==> try-tundra: inputs <==
// CPU_6507
module CPU_6507(
	output [12:0] addr_bus,
	output reg [7:0] d_out,
	input [7:0] d_in,
	output reg wenb,
	input clk,
	input rstb,
	input rdy
);
clock: 7.79 ns
lec_check: 0
abc_area: 0
cap_margin: 20
cell_pad_in_sites_global_placement: 0
core_margin: 2
core_utilization: 65
cts_cluster_diameter: 358
cts_cluster_size: 43
max_routing_layer: met4
slew_margin: 25
tns_end_percent: 65
run.sh (not shown) runs the stock make flow with config.mk's settings and CLKGATE_MAP_FILE=.
==> try-xenon: changes against try-tundra <==
--- a/flow/config.mk
+++ b/flow/config.mk
@@ -10,8 +10,8 @@
 export CELL_PAD_IN_SITES_GLOBAL_PLACEMENT = 0
 export CORE_MARGIN = 2
 export CORE_UTILIZATION = 65
-export CTS_CLUSTER_DIAMETER = 358
-export CTS_CLUSTER_SIZE = 43
+export CTS_CLUSTER_SIZE = 29
 export MAX_ROUTING_LAYER = met4
+export SETUP_SLACK_MARGIN = 0.99
 export SLEW_MARGIN = 25
 export TNS_END_PERCENT = 65
==> flow/constraint.sdc (replaced) <==
create_clock -name core_clock -period 6.65 [get_ports {clk}]
set_input_delay 1.3300 -clock core_clock [delete_from_list [all_inputs] [get_ports {clk}]]
set_output_delay 1.3300 -clock core_clock [all_outputs]
set_load 0.01 [all_outputs]
==> try-cedar: changes against try-tundra <==
==> flow/config.mk (replaced) <==
export PLATFORM = sky130hd
export DESIGN_NAME = CPU_6507
export DESIGN_NICKNAME = CPU_6507
export VERILOG_FILES = /design/flow/design.v
export SDC_FILE = /design/flow/constraint.sdc
export NUM_CORES = 4
export LEC_CHECK = 0
export ABC_AREA = 0
export CAP_MARGIN = 20
export CELL_PAD_IN_SITES_GLOBAL_PLACEMENT = 3
export CORE_MARGIN = 2
export CORE_UTILIZATION = 40
export CTS_CLUSTER_DIAMETER = 227
export CTS_CLUSTER_SIZE = 98
export MAX_ROUTING_LAYER = met4
export PLACE_DENSITY_LB_ADDON = 0.13
export SETUP_SLACK_MARGIN = 0.99
export SLEW_MARGIN = 25
export TNS_END_PERCENT = 65
==> try-ember: changes against try-tundra <==
==> flow/config.mk (replaced) <==
export PLATFORM = sky130hd
export DESIGN_NAME = CPU_6507
export DESIGN_NICKNAME = CPU_6507
export VERILOG_FILES = /design/flow/design.v
export SDC_FILE = /design/flow/constraint.sdc
export NUM_CORES = 4
export LEC_CHECK = 0
export ABC_AREA = 0
export CAP_MARGIN = 20
export CELL_PAD_IN_SITES_GLOBAL_PLACEMENT = 3
export CORE_MARGIN = 2
export CORE_UTILIZATION = 23
export CTS_CLUSTER_SIZE = 29
export MAX_ROUTING_LAYER = met4
export PLACE_DENSITY_LB_ADDON = 0.13
export SETUP_SLACK_MARGIN = 0.99
export SLEW_MARGIN = 25
export TNS_END_PERCENT = 65
==> flow_summary.json <==
{
  "met2_usage_pct": 44.0,
  "status": "complete, no violations",
  "clkLatencyLatePin_ns": 0.42,
  "whs_ns": 0.489,
  "cp_cell_sequence": "dlygate4sd2_1 -> or4b_4 -> or4_4 -> buf_4 -> nand2_8 -> a211oi_2 -> o31ai_4 -> buf_4 -> clkinv_2 -> fa_1 -> inv_1 -> fa_1 -> a21o_1 -> a21oi_1 -> nor2_1 -> xnor2_1 -> a22o_1 -> a221oi_1 -> o221ai_1 -> a211oi_1 -> buf_4 -> a211oi_1 -> o311a_1",
  "grt_pass1_vias": 16800,
  "wl_met3_mm": 5.10,
  "post-place-ws_ns": 0.230,
  "min_to": "wenb",
  "seq-power_mw": 0.719
}
The numbers above come from try-ember.

==> flow_summary.json <==
{
  "whs_ns": 0.482,
  "grt_pass1_vias": 17000,
  "min_to": "d_out[0]",
  "seq-power_mw": 0.725,
  "drt_wl_total_mm": 81.6,
  "status": "complete, no violations",
  "clkLatencyLatePin_ns": 0.41,
  "met2_usage_pct": 65.6,
  "post-place-ws_ns": 0.199
}
The numbers above come from try-cedar.

==> flow_summary.json <==
{
  "status": "complete, no violations",
  "wl_met3_mm": 13.9,
  "grt_pass1_vias": 17800,
  "met2_usage_pct": 78.3,
  "whs_ns": 0.492,
  "seq-power_mw": 0.844,
  "num_tap_cells": 280,
  "post-place-ws_ns": 0.0368,
  "clkLatencyLatePin_ns": 0.38
}
The numbers above come from try-xenon.

==> flow_summary.json <==
{
  "seq-power_mw": 0.716,
  "status": "complete, no violations",
  "cp_cell_sequence": "clkdlybuf4s50_1 -> nor4bb_1 -> a21oi_4 -> inv_2 -> mux2_2 -> a22oi_1 -> o31ai_4 -> buf_4 -> clkinv_2 -> fa_1 -> inv_1 -> fa_1 -> a21o_1 -> a21oi_1 -> nor2_1 -> xnor2_1 -> a22o_1 -> a221oi_1 -> o221ai_1 -> a211oi_1 -> a211oi_1 -> o311a_1",
  "whs_ns": 0.521,
  "wl_met3_mm": 11.8,
  "met2_usage_pct": 80.2,
  "post-place-ws_ns": 0.406,
  "grt_pass1_vias": 17400,
  "clkLatencyLatePin_ns": 0.38,
  "min_to": "wenb"
}
The numbers above come from try-tundra.

